==> inputs of yarrow <==
==> flow/design.v (excerpt) <==
module cpu_8b(
    input wire clk,
    input wire rst,
    output wire halt,
    output wire mem_we,
    output wire [7:0] mem_addr,
    output wire [7:0] mem_wdata,
    input wire [7:0] mem_rdata
);
Settings: LEC_CHECK=0, ABC_AREA=1, CAP_MARGIN=20, CORE_ASPECT_RATIO=0.5, CORE_MARGIN=2, CORE_UTILIZATION=60, CTS_CLUSTER_DIAMETER=108, CTS_CLUSTER_SIZE=98, GPL_ROUTABILITY_DRIVEN=1, GPL_TIMING_DRIVEN=1, MAX_ROUTING_LAYER=met4, PLACE_DENSITY_LB_ADDON=0.15, SETUP_SLACK_MARGIN=0.83, SLEW_MARGIN=35, TNS_END_PERCENT=30; clock period 5.66 ns.
run.sh (not shown) runs the stock make flow with config.mk's settings and CLKGATE_MAP_FILE=.
==> garnet (differences from yarrow) <==
CORE_ASPECT_RATIO = default   (was 0.5)
CORE_UTILIZATION = 62   (was 60)
CTS_CLUSTER_DIAMETER = default   (was 108)
CTS_CLUSTER_SIZE = default   (was 98)
GPL_ROUTABILITY_DRIVEN = default   (was 1)
GPL_TIMING_DRIVEN = default   (was 1)
MAX_ROUTING_LAYER = default   (was met4)
PLACE_DENSITY_LB_ADDON = default   (was 0.15)
SETUP_SLACK_MARGIN = default   (was 0.83)
SLEW_MARGIN = 20   (was 35)
TNS_END_PERCENT = default   (was 30)
==> flow/constraint.sdc (replaced) <==
create_clock -name core_clock -period 1.99 [get_ports {clk}]
set_input_delay 0.3980 -clock core_clock [delete_from_list [all_inputs] [get_ports {clk}]]
set_output_delay 0.3980 -clock core_clock [all_outputs]
set_load 0.01 [all_outputs]
==> impl_metrics.py <==
# Auto-generated metrics
metrics = {
    "status": {
        "status": "did not finish",
        "haltStage": "clock tree synthesis",
        "first-error": "[ERROR DPL-0033] detailed placement checks failed during check placement.",
    },
    "place": {
        "hpwl_mm": 8.85,
        "gp_congestion": 0.867,
        "postPlaceCellArea_um2": 4840,
    },
    "die": {
        "core_um2": 5820,
        "dieWidth_um": 80.9,
        "die_h_um": 80.9,
        "rows": 28,
    },
}
-- figures above: garnet

==> impl_metrics.py <==
# Flow results
metrics = {
    "status": {
        "status": "finished clean",
    },
    "die": {
        "core_um2": 5980,
        "dieWidth_um": 115,
        "die_h_um": 59.3,
        "rows": 20,
    },
    "clock_tree": {
        "cts_buffer_depth": 2,
    },
    "power": {
        "clkPwrFrac": 0.276,
    },
    "logic_synthesis": {
        "yosysMostFrequentCell": "nand2_1",
        "synthAdderAreaFrac": 0.0778,
    },
    "sta": {
        "hold_slack_ns": 0.519,
    },
    "place": {
        "postPlaceCellArea_um2": 3980,
        "gp_congestion": 0.913,
    },
    "critical_path": {
        "r2r-start": "state_register.q[1]$_SDFF_PP0_",
    },
}
-- figures above: yarrow


==> job 4241 <==
==> flow/design.v <==
module control_unit(
    input wire [7:0] instr,          
    input wire [2:0] state,          
    input wire zf,                   
    input wire reset,                
    output reg [2:0] next_state,     
    output reg pc_we,                
    output reg pc_sel,               
    output reg pc_jmp_sel,           
    output reg [3:0] pc_offset,      
    output reg addr_sel,             
    output reg [3:0] addr_offset,    
    output reg mem_sel,              
    output reg mem_we,               
    output reg [2:0] alu_opcode,     
    output reg alu_sel_a,            
    output reg alu_sel_b,            
    output reg alu_we,               
    output reg zf_we,                
    output reg ir_we,                
    output reg a_sel,                
    output reg a_we,                 
    output reg b_sel,                
    output reg b_we,                 
    output reg halt                  
);
    localparam ADD    = 3'b000;
    localparam AND    = 3'b001;
    localparam NOT    = 3'b010;
    localparam LOAD   = 3'b011;
    localparam STORE  = 3'b100;
    localparam JUMP   = 3'b101;
    localparam JUMPz  = 3'b110;
    localparam HALT   = 3'b111;
    localparam FETCH      = 3'b000; 
    localparam DECODE     = 3'b001;
    localparam EXECUTE    = 3'b010;
    localparam MEMORY     = 3'b011;
    localparam WRITEBACK  = 3'b100;
    localparam HALT_STATE = 3'b101;
    localparam IDLE       = 3'b110;
    always @(*) begin
        pc_we = 0;               
        pc_sel = 0;              
        pc_jmp_sel = 0;          
        pc_offset = 4'b0000;     
        addr_sel = 0;            
        addr_offset = 4'b0000;   
        mem_sel = 0;             
        mem_we = 0;              
        alu_opcode = 3'b000;     
        alu_sel_a = 0;           
        alu_sel_b = 0;           
        alu_we = 0;              
        zf_we = 0;               
        ir_we = 0;               
        a_sel = 0;               
        a_we = 0;                
        b_sel = 0;               
        b_we = 0;                
        halt = 0;                
        next_state = FETCH;      
        if (reset) begin
            next_state = FETCH;      
        end
        else begin
            case (state)
                FETCH: begin                     
                    next_state = DECODE;         
                    pc_we = 1;                   
                    ir_we = 1;                   
                end
                DECODE: begin    
                    case (instr[7:5])       
                        ADD, AND, NOT, JUMP, JUMPz: begin
                            next_state = EXECUTE;       
                        end
                        LOAD, STORE: begin
                            next_state = MEMORY;
                        end
                        HALT: begin
                            next_state = HALT_STATE;
                        end
                    endcase
                end
                EXECUTE: begin                           
                    case (instr[7:5])
                        ADD, AND: begin
                            alu_opcode = instr[7:5];     
                            alu_sel_a = instr[3];        
                            alu_sel_b = instr[2];        
                            alu_we = 1;                  
                            zf_we = 1;                   
                            next_state = WRITEBACK;
                        end
                        NOT: begin
                            alu_opcode = instr[7:5];     
                            alu_sel_a = instr[3];        
                            alu_we = 1;                  
                            zf_we = 1;                   
                            next_state = WRITEBACK;
                        end
                        JUMP: begin
                            pc_jmp_sel = instr[4];       
                            pc_offset = instr[3:0];      
                            pc_sel = 1;                  
                            pc_we = 1;                   
                            next_state = IDLE;
                        end
                        JUMPz: begin
                            if (zf == 1) begin
                                pc_jmp_sel = instr[4];   
                                pc_offset = instr[3:0];  
                                pc_sel = 1;              
                                pc_we = 1;               
                            end
                            next_state = IDLE;
                        end
                    endcase
                end
                MEMORY: begin                                    
                    case (instr[7:5])
                        LOAD: begin
                            addr_offset = instr[3:0];    
                            addr_sel = 1;                
                            next_state = WRITEBACK;
                        end
                        STORE: begin
                            addr_offset = instr[3:0];    
                            addr_sel = 1;                
                            mem_sel = instr[4];          
                            mem_we = 1;                  
                            next_state = IDLE;
                        end
                    endcase
                end
                WRITEBACK: begin                         
                    case (instr[7:5])
                        ADD, AND, NOT: begin
                            if (instr[4] == 0) begin
                                a_sel = 1;               
                                a_we = 1;                
                            end else begin
                                b_sel = 1;               
                                b_we = 1;                
                            end
                            next_state = FETCH;
                        end
                        LOAD: begin
                            if (instr[4] == 0) begin
                                a_we = 1;            
                            end else begin
                                b_we = 1;            
                            end
                            next_state = FETCH;
                        end
                    endcase
                end 
                HALT_STATE: begin
                    halt = 1;
                    next_state = HALT_STATE;
                end
                IDLE: begin
                    next_state = FETCH;
                end
            endcase
        end
    end
endmodule
module alu(
    input wire [2:0] opcode,         
    input wire [7:0] a,              
    input wire [7:0] b,              
    output reg [7:0] y,              
    output reg zf                    
);
    localparam ADD = 3'b000;         
    localparam AND = 3'b001;         
    localparam NOT = 3'b010;         
always @(*) begin
    zf = 0;
    case (opcode)
        ADD: begin             
            y = a + b;
        end
        AND: begin              
            y = a & b;
        end
        NOT: begin              
            y = ~a;
        end
        default: begin               
            y = 8'b00000000;
        end
    endcase
    if (y == 8'b00000000) begin
        zf = 1;
    end
end
endmodule
module register #(
    parameter WIDTH = 8
)(
    input wire clk,                  
    input wire rst,                  
    input wire we,                   
    input wire [WIDTH-1:0] d,        
    output reg [WIDTH-1:0] q         
);
    always @(posedge clk) begin      
        if (rst) begin
            q <= {WIDTH{1'b0}};      
        end else if (we) begin
            q <= d;                  
        end
    end
endmodule
module mux_2to1 (
    input wire [7:0] in0,    
    input wire [7:0] in1,    
    input wire sel,          
    output wire [7:0] out    
);
    assign out = sel ? in1 : in0;
endmodule
module adder(
    input wire [7:0] a,
    input wire [7:0] b,
    output wire [7:0] sum
);
    assign sum = a + b;
endmodule
module zext(
    input wire [3:0] in,
    output wire [7:0] out
);
assign out = {4'b0000, in};
endmodule
module cpu_8b(
    input wire clk,
    input wire rst,
    output wire halt,
    output wire mem_we,
    output wire [7:0] mem_addr,
    output wire [7:0] mem_wdata,
    input wire [7:0] mem_rdata
);
    wire [7:0] mem_d_i;
    wire [7:0] mem_d_o;
    assign mem_wdata = mem_d_i;
    assign mem_d_o = mem_rdata;
    wire [2:0] alu_opcode;
    wire [7:0] alu_a;
    wire [7:0] alu_b;
    wire a_we;
    wire [7:0] a_reg_i;
    wire [7:0] a_reg_o;
    wire b_we;
    wire [7:0] b_reg_i;
    wire [7:0] b_reg_o;
    wire alu_we;
    wire [7:0] alu_res_next;
    wire [7:0] alu_res;
    wire zf_we;
    wire zf_next;
    wire zf;
    wire ir_we;
    wire [7:0] instr;
    wire [2:0] next_state;
    wire [2:0] state;
    wire pc_we;
    wire [7:0] pc_next;
    wire [7:0] pc;
    wire alu_sel_a;
    wire alu_sel_b;
    wire a_sel;
    wire b_sel;
    wire mem_sel;
    wire [7:0] offset_addr;
    wire addr_sel;
    wire [7:0] addr_offset_zext;
    wire [3:0] addr_offset;
    wire [3:0] pc_offset;
    wire [7:0] pc_offset_zext;
    wire [7:0] inc_pc;
    wire [7:0] new_pc;
    wire pc_sel;
    wire [7:0] jmp_reg_val;
    wire pc_jmp_sel;
    control_unit cpu_control(
        .instr(instr),
        .state(state),
        .zf(zf),
        .reset(rst),
        .next_state(next_state),
        .pc_we(pc_we),
        .pc_sel(pc_sel),
        .pc_jmp_sel(pc_jmp_sel),
        .pc_offset(pc_offset),
        .addr_sel(addr_sel),
        .addr_offset(addr_offset),
        .mem_sel(mem_sel),
        .mem_we(mem_we),
        .alu_opcode(alu_opcode),
        .alu_sel_a(alu_sel_a),
        .alu_sel_b(alu_sel_b),
        .alu_we(alu_we),
        .zf_we(zf_we),
        .ir_we(ir_we),
        .a_sel(a_sel),
        .a_we(a_we),
        .b_sel(b_sel),
        .b_we(b_we),
        .halt(halt)
    );
    alu alu_unit(
        .opcode(alu_opcode),
        .a(alu_a),
        .b(alu_b),
        .y(alu_res_next),
        .zf(zf_next)
    );
    register #(.WIDTH(8)) a_register(
        .clk(clk),
        .rst(rst),
        .we(a_we),
        .d(a_reg_i),
        .q(a_reg_o)
    );
    register #(.WIDTH(8)) b_register(
        .clk(clk),
        .rst(rst),
        .we(b_we),
        .d(b_reg_i),
        .q(b_reg_o)
    );
    register #(.WIDTH(8)) alu_register(
        .clk(clk),
        .rst(rst),
        .we(alu_we),
        .d(alu_res_next),
        .q(alu_res)
    );
    register #(.WIDTH(1)) zf_register(
        .clk(clk),
        .rst(rst),
        .we(zf_we),
        .d(zf_next),
        .q(zf)
    );
    register #(.WIDTH(8)) instruction_register(
        .clk(clk),
        .rst(rst),
        .we(ir_we),
        .d(mem_d_o),
        .q(instr)
    );
    register #(.WIDTH(3)) state_register(
        .clk(clk),
        .rst(rst),
        .we(1'b1),
        .d(next_state),
        .q(state)
    );
    register #(.WIDTH(8)) program_counter(
        .clk(clk),
        .rst(rst),
        .we(pc_we),
        .d(pc_next),
        .q(pc)
    );
    mux_2to1 alu_a_mux(
        .in0(a_reg_o),
        .in1(b_reg_o),
        .sel(alu_sel_a),
        .out(alu_a)
    );
    mux_2to1 alu_b_mux(
        .in0(a_reg_o),
        .in1(b_reg_o),
        .sel(alu_sel_b),
        .out(alu_b)
    );
    mux_2to1 a_register_mux(
        .in0(mem_d_o),
        .in1(alu_res),
        .sel(a_sel),
        .out(a_reg_i)
    );
    mux_2to1 b_register_mux(
        .in0(mem_d_o),
        .in1(alu_res),
        .sel(b_sel),
        .out(b_reg_i)
    );
    mux_2to1 mem_data_mux(
        .in0(a_reg_o),
        .in1(b_reg_o),
        .sel(mem_sel),
        .out(mem_d_i)
    );
    mux_2to1 mem_addr_mux(
        .in0(pc),
        .in1(offset_addr),
        .sel(addr_sel),
        .out(mem_addr)
    );
    adder addr_adder(
        .a(addr_offset_zext),
        .b(pc),
        .sum(offset_addr)
    );
    zext addr_zext(
        .in(addr_offset),
        .out(addr_offset_zext)
    );
    zext pc_zext(
        .in(pc_offset),
        .out(pc_offset_zext)
    );
    mux_2to1 pc_mux(
        .in0(inc_pc),
        .in1(new_pc),
        .sel(pc_sel),
        .out(pc_next)
    );
    adder inc_pc_adder(
        .a(pc),
        .b(8'b00000001),
        .sum(inc_pc)
    );
    adder new_pc_adder(
        .a(pc_offset_zext),
        .b(jmp_reg_val),
        .sum(new_pc)
    );
    mux_2to1 jump_mux(
        .in0(a_reg_o),
        .in1(b_reg_o),
        .sel(pc_jmp_sel),
        .out(jmp_reg_val)
    );
endmodule
==> flow/run.sh <==
#!/bin/bash
# the make line also repeats each setting of config.mk as NAME=value (left out here)
make -C /OpenROAD-flow-scripts/flow DESIGN_CONFIG=/design/flow/config.mk WORK_HOME=/design/flow/orfs CLKGATE_MAP_FILE= finish
==> flow/config.mk <==
export PLATFORM = sky130hd
export DESIGN_NAME = cpu_8b
export DESIGN_NICKNAME = cpu_8b
export VERILOG_FILES = /design/flow/design.v
export SDC_FILE = /design/flow/constraint.sdc
export NUM_CORES = 4
export LEC_CHECK = 0
export CAP_MARGIN = 35
export CORE_MARGIN = 2
export CORE_UTILIZATION = 72
export HOLD_SLACK_MARGIN = 0.04
export MAX_ROUTING_LAYER = met4
export SETUP_SLACK_MARGIN = -0.27
export SLEW_MARGIN = 20
==> flow/constraint.sdc <==
create_clock -name core_clock -period 4.1 [get_ports {clk}]
set_input_delay 0.8200 -clock core_clock [delete_from_list [all_inputs] [get_ports {clk}]]
set_output_delay 0.8200 -clock core_clock [all_outputs]
set_load 0.01 [all_outputs]
==> job 2954: changes against job 4241 <==
ABC_AREA = 1   (was default)
CAP_MARGIN = 20   (was 35)
CORE_ASPECT_RATIO = 1.4   (was default)
CTS_CLUSTER_DIAMETER = 221   (was default)
CTS_CLUSTER_SIZE = 98   (was default)
HOLD_SLACK_MARGIN = default   (was 0.04)
MAX_ROUTING_LAYER = default   (was met4)
SETUP_SLACK_MARGIN = 1.29   (was -0.27)
TNS_END_PERCENT = 5   (was default)
==> flow/constraint.sdc (replaced) <==
create_clock -name core_clock -period 4.32 [get_ports {clk}]
set_input_delay 0.8640 -clock core_clock [delete_from_list [all_inputs] [get_ports {clk}]]
set_output_delay 0.8640 -clock core_clock [all_outputs]
set_load 0.01 [all_outputs]
==> job 7989: changes against job 4241 <==
CAP_MARGIN = 20   (was 35)
CORE_UTILIZATION = 62   (was 72)
CTS_CLUSTER_SIZE = 26   (was default)
HOLD_SLACK_MARGIN = default   (was 0.04)
MAX_ROUTING_LAYER = default   (was met4)
SETUP_SLACK_MARGIN = default   (was -0.27)
==> flow/constraint.sdc (replaced) <==
create_clock -name core_clock -period 5.0 [get_ports {clk}]
set_input_delay 1.0000 -clock core_clock [delete_from_list [all_inputs] [get_ports {clk}]]
set_output_delay 1.0000 -clock core_clock [all_outputs]
set_load 0.01 [all_outputs]
==> qor.json <==
{
  "die": {
    "taps": 64
  },
  "cells_and_area": {
    "nNetsFinal": 642,
    "clock_buffer_count": 5,
    "inv_count": 89
  },
  "worst_setup_path": {
    "crit_start": "state_register.q[2]",
    "timing.setup.critical_path_class": "flop to output pin",
    "cp_slowest_cell": "sky130_fd_sc_hd__o21ai_0",
    "critical-path-max-stage-delay_ps": 550
  },
  "run_status": {
    "status": "timing/DRC/antenna clean"
  },
  "timing": {
    "worst_pin_slew_ps": 804
  },
  "detailed_routing": {
    "wirelength_met1_mm": 4.50,
    "vias": 4340,
    "avgViaCountPerCell": 6.43
  },
  "power_and_ir_drop": {
    "total_power_mw": 1.40
  },
  "synth": {
    "yosys.cell_types.count": 39,
    "mappedNetlistArea_um2": 3660,
    "yosysSeqAreaShare_pct": 25.7
  },
  "global_routing": {
    "gr-usage-met1_pct": 44.5,
    "grt.total_usage_pct": 40.7,
    "maximum_number_of_pins_on_one_net_before_global_route_repair": 30
  }
}
That was job 2954.
==> qor.json <==
{
  "cells_and_area": {
    "inv_count": 22,
    "nNetsFinal": 519,
    "clock_buffer_count": 6
  },
  "worst_setup_path": {
    "critical-path-max-stage-delay_ps": 550,
    "worstSetupStartpointType": "input port",
    "critPathBufInv": 3,
    "timing.setup.critical_path_class": "input port to output pin",
    "cp_slowest_cell": "sky130_fd_sc_hd__clkdlybuf4s50_1"
  },
  "synth": {
    "yosysSeqAreaShare_pct": 25.8,
    "yosys.cell_types.count": 64
  },
  "detailed_routing": {
    "avgViaCountPerCell": 6.16,
    "wirelength_met1_mm": 4.33,
    "vias": 3453
  },
  "power_and_ir_drop": {
    "ir_worst_vdd_mv": 0.211
  },
  "timing": {
    "setup_repair_after_global_routing_missed_its_margin": "false",
    "worst_pin_slew_ps": 580
  },
  "die": {
    "taps": 72
  },
  "global_routing": {
    "maximum_number_of_pins_on_one_net_before_global_route_repair": 36,
    "grt.total_usage_pct": 31.1
  },
  "run_status": {
    "status": "timing/DRC/antenna clean"
  }
}
That was job 7989.
==> qor.json <==
{
  "run_status": {
    "so.violations": "setup timing",
    "status": "failed layout checks"
  },
  "detailed_routing": {
    "avgViaCountPerCell": 6.81
  },
  "global_routing": {
    "maximum_number_of_pins_on_one_net_before_global_route_repair": 36
  },
  "timing": {
    "finalWorstSetupSlack_ps": -71.8,
    "finalSetupViolCount": 1
  },
  "synth": {
    "mappedNetlistArea_um2": 3650
  },
  "worst_setup_path": {
    "crit_start": "rst"
  },
  "power_and_ir_drop": {
    "total_power_mw": 1.35
  },
  "die": {
    "taps": 67
  }
}
That was job 4241.
No activity file was given, so power comes from the tool's default toggle rates.
